==> flow/design.v (excerpt) <==
module WaveGenerator #(N = 32, M = 16)(
  input clk,
  input rst,
  input chirp_reverse,             
  input [7:0] chirp_delay,         
  input [N-1:0] chirp_min_ctrl,    
  input [N-1:0] chirp_max_ctrl,    
  input [N-1:0] chirp_inc_rate,    
  input [N-1:0] chirp_div_rate,    
  output reg [M-1:0] waveform     
);
==> flow/config.mk <==
export PLATFORM = sky130hd
export DESIGN_NAME = WaveGenerator
export DESIGN_NICKNAME = WaveGenerator
export VERILOG_FILES = /design/flow/design.v
export SDC_FILE = /design/flow/constraint.sdc
export NUM_CORES = 4
export LEC_CHECK = 0
export CAP_MARGIN = 20
export CORE_MARGIN = 2
export CORE_UTILIZATION = 71
export CTS_CLUSTER_SIZE = 62
export HOLD_SLACK_MARGIN = -0.1
export PLACE_DENSITY = 0.79
export SLEW_MARGIN = 20
==> flow/constraint.sdc <==
create_clock -name core_clock -period 4.43 [get_ports {clk}]
set_input_delay 0.8860 -clock core_clock [delete_from_list [all_inputs] [get_ports {clk}]]
set_output_delay 0.8860 -clock core_clock [all_outputs]
set_load 0.01 [all_outputs]
run.sh (not shown) runs the stock make flow with config.mk's settings and CLKGATE_MAP_FILE=.
The starting point did not get past global routing (5_1_grt) on GRT-0232.
Edit:
--- a/flow/config.mk
+++ b/flow/config.mk
@@ -9,6 +9,6 @@
 export CORE_MARGIN = 2
-export CORE_UTILIZATION = 71
-export CTS_CLUSTER_SIZE = 62
-export HOLD_SLACK_MARGIN = -0.1
-export PLACE_DENSITY = 0.79
+export CORE_UTILIZATION = 66
+export CTS_CLUSTER_DIAMETER = 360
+export CTS_CLUSTER_SIZE = 32
+export SETUP_SLACK_MARGIN = -0.37
 export SLEW_MARGIN = 20
==> flow/constraint.sdc (replaced) <==
create_clock -name core_clock -period 5.37 [get_ports {clk}]
set_input_delay 1.0740 -clock core_clock [delete_from_list [all_inputs] [get_ports {clk}]]
set_output_delay 1.0740 -clock core_clock [all_outputs]
set_load 0.01 [all_outputs]
The changed run ran to the end with no violations.
Die size rose by 7.4%.
Area after synthesis stays the same.
Synthesized cell count stays the same.
Edit:
--- a/flow/config.mk
+++ b/flow/config.mk
@@ -9,6 +9,3 @@
 export CORE_MARGIN = 2
-export CORE_UTILIZATION = 66
-export CTS_CLUSTER_DIAMETER = 360
-export CTS_CLUSTER_SIZE = 32
-export SETUP_SLACK_MARGIN = -0.37
+export CORE_UTILIZATION = 40
 export SLEW_MARGIN = 20
==> flow/constraint.sdc (replaced) <==
create_clock -name core_clock -period 5.34 [get_ports {clk}]
set_input_delay 1.0680 -clock core_clock [delete_from_list [all_inputs] [get_ports {clk}]]
set_output_delay 1.0680 -clock core_clock [all_outputs]
set_load 0.01 [all_outputs]
Result: Utilization is lower by 30 points; die size is higher by 63%; final area is higher by 2.5%; clock power is lower by about 4%; wire length is lower by 1.8%; sequential power is about the same; synthesized area stays the same; combinational power barely changes.
Edit:
--- a/flow/config.mk
+++ b/flow/config.mk
@@ -9,3 +9,5 @@
 export CORE_MARGIN = 2
-export CORE_UTILIZATION = 40
+export CORE_UTILIZATION = 70
+export CTS_CLUSTER_SIZE = 62
+export SETUP_SLACK_MARGIN = -0.29
 export SLEW_MARGIN = 20
==> flow/constraint.sdc (replaced) <==
create_clock -name core_clock -period 3.81 [get_ports {clk}]
set_input_delay 0.7620 -clock core_clock [delete_from_list [all_inputs] [get_ports {clk}]]
set_output_delay 0.7620 -clock core_clock [all_outputs]
set_load 0.01 [all_outputs]
Outcome:
- Now the flow never finished: it broke off in global routing (5_1_grt) (GRT-0116)
- area after synthesis does not change
- die size shrinks by 42%
- synthesized cell count does not change

Starting RTL as in the previous note.
==> flow/design.v (excerpt) <==
module WaveGenerator #(N = 32, M = 16)(
  input clk,
  input rst,
  input chirp_reverse,             
  input [7:0] chirp_delay,         
  input [N-1:0] chirp_min_ctrl,    
  input [N-1:0] chirp_max_ctrl,    
  input [N-1:0] chirp_inc_rate,    
  input [N-1:0] chirp_div_rate,    
  output reg [M-1:0] waveform     
);
make LEC_CHECK=0 CAP_MARGIN=0 CORE_MARGIN=2 CORE_UTILIZATION=70 CTS_CLUSTER_SIZE=39 HOLD_SLACK_MARGIN=-0.09 SLEW_MARGIN=20 finish   # period 4.46 ns
The baseline never finished: it broke off in 5_1_grt (ODB-0269).
==> next run, changes <==
--- a/flow/config.mk
+++ b/flow/config.mk
@@ -8 +8 @@
-export CAP_MARGIN = 0
+export CAP_MARGIN = 20
@@ -10,3 +10,4 @@
-export CORE_UTILIZATION = 70
-export CTS_CLUSTER_SIZE = 39
-export HOLD_SLACK_MARGIN = -0.09
+export CORE_UTILIZATION = 52
+export CTS_CLUSTER_DIAMETER = 371
+export CTS_CLUSTER_SIZE = 98
+export PLACE_DENSITY = 0.42
==> flow/constraint.sdc (replaced) <==
create_clock -name core_clock -period 6.0 [get_ports {clk}]
set_input_delay 1.2000 -clock core_clock [delete_from_list [all_inputs] [get_ports {clk}]]
set_output_delay 1.2000 -clock core_clock [all_outputs]
set_load 0.01 [all_outputs]
=> This time the run completed without violations. Die size came out higher by a quarter to a third. Synthesized area stays the same. Synthesized cell count is unchanged.
==> next run, changes <==
--- a/flow/config.mk
+++ b/flow/config.mk
@@ -8,0 +9 @@
+export CORE_ASPECT_RATIO = 0.5
Via count climbs by 2.7%.
Non-clock buffer count drops by 5.
Power climbs by 1.8%.
Count of clock-buffer cells in the layout drops by 3.
Worst hold slack gets worse by 0.048 ns.
Utilization climbs by 0.13 points.
==> next run, changes <==
--- a/flow/config.mk
+++ b/flow/config.mk
@@ -7,0 +8 @@
+export ABC_AREA = 1
@@ -11,5 +12,5 @@
-export CORE_UTILIZATION = 52
-export CTS_CLUSTER_DIAMETER = 371
-export CTS_CLUSTER_SIZE = 98
-export PLACE_DENSITY = 0.42
-export SLEW_MARGIN = 20
+export CORE_UTILIZATION = 29
+export CTS_CLUSTER_DIAMETER = 378
+export CTS_CLUSTER_SIZE = 47
+export SETUP_SLACK_MARGIN = -0.57
+export SLEW_MARGIN = 5
Outcome: The changed run completed without violations. Total power increases by 25%. Non-clock buffer count decreases by 18. Wire length increases by 16%. Synthesized cell count increases by 32%. Die area increases by 83%. Flip-flop count is unchanged. Setup slack gets better by 0.30 ns. Combinational power increases by 44%. Global-route usage decreases by 9.9 points.
==> next run, changes <==
--- a/flow/config.mk
+++ b/flow/config.mk
@@ -9,0 +10 @@
+export CELL_PAD_IN_SITES_GLOBAL_PLACEMENT = 2
@@ -12 +13 @@
-export CORE_UTILIZATION = 29
+export CORE_UTILIZATION = 41
@@ -14 +15,2 @@
-export CTS_CLUSTER_SIZE = 47
+export CTS_CLUSTER_SIZE = 98
+export PLACE_DENSITY_LB_ADDON = 0.3
Outcome:
- The new run went through all stages and came out clean
- maximum frequency went up slightly
- via count shrinks slightly
- core utilization goes up by 14 points
- power is higher slightly
- routed wire length came out lower slightly
- synthesized area stays the same
- register-to-register slack is better by 0.18 ns
==> next run, changes <==
--- a/flow/config.mk
+++ b/flow/config.mk
@@ -8 +7,0 @@
-export ABC_AREA = 1
@@ -11 +9,0 @@
-export CORE_ASPECT_RATIO = 0.5
@@ -14 +12 @@
-export CTS_CLUSTER_DIAMETER = 378
+export CTS_CLUSTER_DIAMETER = 371
@@ -16,3 +14,3 @@
-export PLACE_DENSITY_LB_ADDON = 0.3
-export SETUP_SLACK_MARGIN = -0.57
-export SLEW_MARGIN = 5
+export PLACE_DENSITY = 0.42
+export SLEW_MARGIN = 20
+export TNS_END_PERCENT = 15
Outcome: Clock power fell by a little under a tenth; routed wire length fell by roughly a tenth; global-route usage fell by 2.0 points; setup slack is worse by 0.43 ns; total power fell by about a fifth; cell count fell by about a fifth; combinational power fell by a quarter to a third; design area fell by a few percent; maximum frequency fell by a little under a tenth; via count fell by roughly a tenth.

## v52
The RTL this note starts from:
==> flow/design.v <==
module NCO #(N = 32)(
  input clk,                  
  input rst,                  
  input [N-1:0] ctrl,         
  output reg [15:0] sin_out   
);
reg [N-1:0] phase;
always @(posedge clk) begin
  if (rst)
    phase <= {N{1'b0}};
  else
    phase <= phase + ctrl;
end
reg [5:0] sin_lut_sel;
reg [15:0] sin_lut_val;
always @(*) begin
  sin_lut_sel <= phase[N-2] ? ~(phase[N-3:N-8]-1'b1) : phase[N-3:N-8];
  if (phase[N-2] & ~|phase[N-3:N-8]) begin
    sin_out <= phase[N-1] ? 16'b10000000_00000001 : 16'b01111111_11111111;
  end else begin
    sin_out <= phase[N-1] ? (~sin_lut_val+1'b1) : sin_lut_val;    
  end
  case(sin_lut_sel)
    6'h00 : sin_lut_val <= 16'h0000;
    6'h01 : sin_lut_val <= 16'h0324;
    6'h02 : sin_lut_val <= 16'h0648;
    6'h03 : sin_lut_val <= 16'h096A;
    6'h04 : sin_lut_val <= 16'h0C8C;
    6'h05 : sin_lut_val <= 16'h0FAB;
    6'h06 : sin_lut_val <= 16'h12C8;
    6'h07 : sin_lut_val <= 16'h15E2;
    6'h08 : sin_lut_val <= 16'h18F9;
    6'h09 : sin_lut_val <= 16'h1C0B;
    6'h0A : sin_lut_val <= 16'h1F1A;
    6'h0B : sin_lut_val <= 16'h2223;
    6'h0C : sin_lut_val <= 16'h2528;
    6'h0D : sin_lut_val <= 16'h2826;
    6'h0E : sin_lut_val <= 16'h2B1F;
    6'h0F : sin_lut_val <= 16'h2E11;
    6'h10 : sin_lut_val <= 16'h30FB;
    6'h11 : sin_lut_val <= 16'h33DF;
    6'h12 : sin_lut_val <= 16'h36BA;
    6'h13 : sin_lut_val <= 16'h398C;
    6'h14 : sin_lut_val <= 16'h3C56;
    6'h15 : sin_lut_val <= 16'h3F17;
    6'h16 : sin_lut_val <= 16'h41CE;
    6'h17 : sin_lut_val <= 16'h447A;
    6'h18 : sin_lut_val <= 16'h471C;
    6'h19 : sin_lut_val <= 16'h49B4;
    6'h1A : sin_lut_val <= 16'h4C3F;
    6'h1B : sin_lut_val <= 16'h4EBF;
    6'h1C : sin_lut_val <= 16'h5133;
    6'h1D : sin_lut_val <= 16'h539B;
    6'h1E : sin_lut_val <= 16'h55F5;
    6'h1F : sin_lut_val <= 16'h5842;
    6'h20 : sin_lut_val <= 16'h5A82;
    6'h21 : sin_lut_val <= 16'h5CB3;
    6'h22 : sin_lut_val <= 16'h5ED7;
    6'h23 : sin_lut_val <= 16'h60EB;
    6'h24 : sin_lut_val <= 16'h62F1;
    6'h25 : sin_lut_val <= 16'h64E8;
    6'h26 : sin_lut_val <= 16'h66CF;
    6'h27 : sin_lut_val <= 16'h68A6;
    6'h28 : sin_lut_val <= 16'h6A6D;
    6'h29 : sin_lut_val <= 16'h6C23;
    6'h2A : sin_lut_val <= 16'h6DC9;
    6'h2B : sin_lut_val <= 16'h6F5E;
    6'h2C : sin_lut_val <= 16'h70E2;
    6'h2D : sin_lut_val <= 16'h7254;
    6'h2E : sin_lut_val <= 16'h73B5;
    6'h2F : sin_lut_val <= 16'h7504;
    6'h30 : sin_lut_val <= 16'h7641;
    6'h31 : sin_lut_val <= 16'h776B;
    6'h32 : sin_lut_val <= 16'h7884;
    6'h33 : sin_lut_val <= 16'h7989;
    6'h34 : sin_lut_val <= 16'h7A7C;
    6'h35 : sin_lut_val <= 16'h7B5C;
    6'h36 : sin_lut_val <= 16'h7C29;
    6'h37 : sin_lut_val <= 16'h7CE3;
    6'h38 : sin_lut_val <= 16'h7D89;
    6'h39 : sin_lut_val <= 16'h7E1D;
    6'h3A : sin_lut_val <= 16'h7E9C;
    6'h3B : sin_lut_val <= 16'h7F09;
    6'h3C : sin_lut_val <= 16'h7F61;
    6'h3D : sin_lut_val <= 16'h7FA6;
    6'h3E : sin_lut_val <= 16'h7FD8;
    6'h3F : sin_lut_val <= 16'h7FF5;
  endcase
end
endmodule
module Chirp #(N = 32)(
  input clk,
  input rst,
  input [7:0] delay,           
  input reverse,               
  input [N-1:0] min_ctrl,      
  input [N-1:0] max_ctrl,      
  input [N-1:0] inc_rate,      
  input [N-1:0] div_rate,      
  output reg nco_reset,        
  output reg [N-1:0] nco_ctrl  
);
wire [N-1:0] stt_ctrl;
wire [N-1:0] end_ctrl;
wire end_flag;
assign stt_ctrl = reverse ? max_ctrl : min_ctrl;
assign end_ctrl = reverse ? min_ctrl : max_ctrl;
assign end_flag = reverse ? (nco_ctrl <= end_ctrl) : (nco_ctrl >= end_ctrl);
reg [N-1:0] rate_count;
reg [7:0] delay_count;
always @(posedge clk) begin
  if (rst) begin
    rate_count <= {N{1'b0}};
    delay_count <= 4'b0;
    nco_reset <= 1'b1;
    nco_ctrl <= {N{1'b0}};
  end else begin
    if (end_flag) begin
      nco_ctrl <= stt_ctrl;
      rate_count <= rate_count + 1'b1;
    end else if (rate_count >= div_rate) begin
      nco_ctrl <= reverse ? nco_ctrl - inc_rate : nco_ctrl + inc_rate;
      rate_count <= {N{1'b0}};
    end else
      rate_count <= rate_count + 1'b1;
    if (end_flag) begin
      if (delay_count >= delay)
        delay_count <= 8'b0;
      else
        delay_count <= delay_count + 1'b1;
    end
    nco_reset <= |delay_count;
  end
end
endmodule
module WaveGenerator #(N = 32, M = 16)(
  input clk,
  input rst,
  input chirp_reverse,             
  input [7:0] chirp_delay,         
  input [N-1:0] chirp_min_ctrl,    
  input [N-1:0] chirp_max_ctrl,    
  input [N-1:0] chirp_inc_rate,    
  input [N-1:0] chirp_div_rate,    
  output reg [M-1:0] waveform     
);
reg nco_reset;
reg [N-1:0] nco_ctrl;
wire chirp_nco_reset;
wire [N-1:0] chirp_nco_ctrl;
wire [15:0] sin_out;
always @(posedge clk) begin
  nco_ctrl <= chirp_nco_ctrl;
  nco_reset <= chirp_nco_reset;
  waveform <= sin_out;
end
NCO #(.N(N)) NCO0 (
  .clk     ( clk       ),  
  .rst     ( nco_reset ),  
  .ctrl    ( nco_ctrl  ),  
  .sin_out ( sin_out   )  
);
Chirp #(.N(N)) Chirp0 (
  .clk       ( clk             ),  
  .rst       ( rst             ),  
  .delay     ( chirp_delay     ),  
  .reverse   ( chirp_reverse   ),  
  .min_ctrl  ( chirp_min_ctrl  ),  
  .max_ctrl  ( chirp_max_ctrl  ),  
  .inc_rate  ( chirp_inc_rate  ),  
  .div_rate  ( chirp_div_rate  ),  
  .nco_reset ( chirp_nco_reset ),  
  .nco_ctrl  ( chirp_nco_ctrl  )   
);
endmodule
Settings: LEC_CHECK=0, ABC_AREA=0, CAP_MARGIN=20, CELL_PAD_IN_SITES_DETAIL_PLACEMENT=1, CORE_MARGIN=2, CORE_UTILIZATION=40, CTS_CLUSTER_DIAMETER=101, MIN_ROUTING_LAYER=met2, SETUP_SLACK_MARGIN=1.45, SLEW_MARGIN=15, TNS_END_PERCENT=95; clock period 6.0 ns.
--- input diff v52..v19 ---
Settings: a deleted MIN_ROUTING_LAYER that had been met2; a change of CTS_CLUSTER_DIAMETER from 101 to 378; a change of ABC_AREA from 0 to 1; a deleted TNS_END_PERCENT that had been 95; an added CORE_ASPECT_RATIO of 0.5; a deleted CELL_PAD_IN_SITES_DETAIL_PLACEMENT that had been 1; a change of SLEW_MARGIN from 15 to 5; a change of CORE_UTILIZATION from 40 to 18; a change of SETUP_SLACK_MARGIN from 1.45 to -0.57; an added CTS_CLUSTER_SIZE of 98.
Initial antenna violation count in v19 is 3 above v52. On sequential power, the higher figure sits with v19, not v52. Taking v52 over v19, the placed standard-cell area ratio works out to 0.933. v19 reports its end point of the critical path as Chirp0.nco_ctrl[30] while v52 reports Chirp0.nco_ctrl[29]. Maximum clock frequency went down by a little under 10% going from v52 to v19. Of v19 and v52, the run reporting the lower post-layout total power was v52. Re post-synthesis cell count: v19 is 547 up on v52. v19 ends up with a number of standard cells in the layout, taps in and fillers out that is 1090 higher than in v52. | instance count on the critical path | v19 vs v52 | 8 higher |.
For v39, these inputs were changed with respect to v19:
Settings: removing CTS_CLUSTER_DIAMETER (formerly 378); removing SETUP_SLACK_MARGIN (formerly -0.57); changing CORE_UTILIZATION from 18 to 40; removing CTS_CLUSTER_SIZE (formerly 98); changing SLEW_MARGIN from 5 to 20; removing ABC_AREA (formerly 1); removing CORE_ASPECT_RATIO (formerly 0.5).
[summary]
v39 finished end to end and its layout was clean on timing, DRC and antenna. Summary of v39 over v19: achievable clock frequency went down; total iterations of the first detailed-routing run went up; number of instances in the synthesized netlist went down.
Relative to v39, the following input files were edited for v2:
Settings: TNS_END_PERCENT now 15, previously not set; SETUP_SLACK_MARGIN now 0.66, previously not set; CTS_CLUSTER_DIAMETER now 371, previously not set; CORE_ASPECT_RATIO now 1.76, previously not set; PLACE_DENSITY now 0.42, previously not set; CTS_CLUSTER_SIZE now 98, previously not set; CORE_UTILIZATION now 52, was 40.
==> comparison <==
v39 → v2: tally of filler cells in the layout fell by 909, maximum frequency grew by 1.5%, post-detailed-routing wire length ~0 delta, proportion of final cell area spent on non-clock buffers +0.90 points.
NOTE routed length on met3 v39->v2 decreased by more than 10%
Placed wire-length estimate, v2 and v39: larger value in v2
Clock skew delta (v2 − v39): unfavourable
The global-route wire length before repair of v2 falls short of that of v39 by about 1.7%.
--- input diff v2..v21 ---
Settings: a change of CORE_UTILIZATION from 52 to 40; an added ABC_AREA of 1; a deleted CORE_ASPECT_RATIO that had been 1.76; a change of SLEW_MARGIN from 20 to 25; a deleted TNS_END_PERCENT that had been 15; a deleted PLACE_DENSITY that had been 0.42; a deleted SETUP_SLACK_MARGIN that had been 0.66; a change of CTS_CLUSTER_DIAMETER from 371 to 101; a deleted CTS_CLUSTER_SIZE that had been 98.
Notes after the runs:
Taking v2 as the reference, in v21 hold slack went up, design area went up, number of flops mapped to enable cells by yosys did not really move, flip-flop count did not really move.
> inputs changed (v21 -> v1)
Settings: CTS_CLUSTER_DIAMETER now 371, was 101; CORE_UTILIZATION now 41, was 40; CTS_CLUSTER_SIZE now 98, previously not set; ABC_AREA no longer set, was 1; PLACE_DENSITY now 0.75, previously not set; SLEW_MARGIN now 20, was 25; CORE_ASPECT_RATIO now 0.5, previously not set.
Diff v21 -> v1: count of routing violations after the opening detailed-route iteration picked up an extra about 50%, highest achievable clock rate lost 7.6%, ratio of routed vias to standard cells picked up an extra about 10%.
From v21 to v1 the numbers moved as follows: complex-gate fraction of the synthesized area went up; number of antenna repair diodes +7; number of antenna violations at the first check in global routing +7.
Of the two values seen for dominant combinational cell family by area after synthesis, simple AND/OR/NAND/NOR gates was produced by v21 and AND-OR/OR-AND gates by v1.
Between v21 and v1, critical-path maximum fanout is higher for v1, v21 comes in under that.
Worst setup path startpoint: chirp_inc_rate[0] -> v21, chirp_inc_rate[8] -> v1
Power figures rest on the tool's default switching activity, not on a simulated workload.
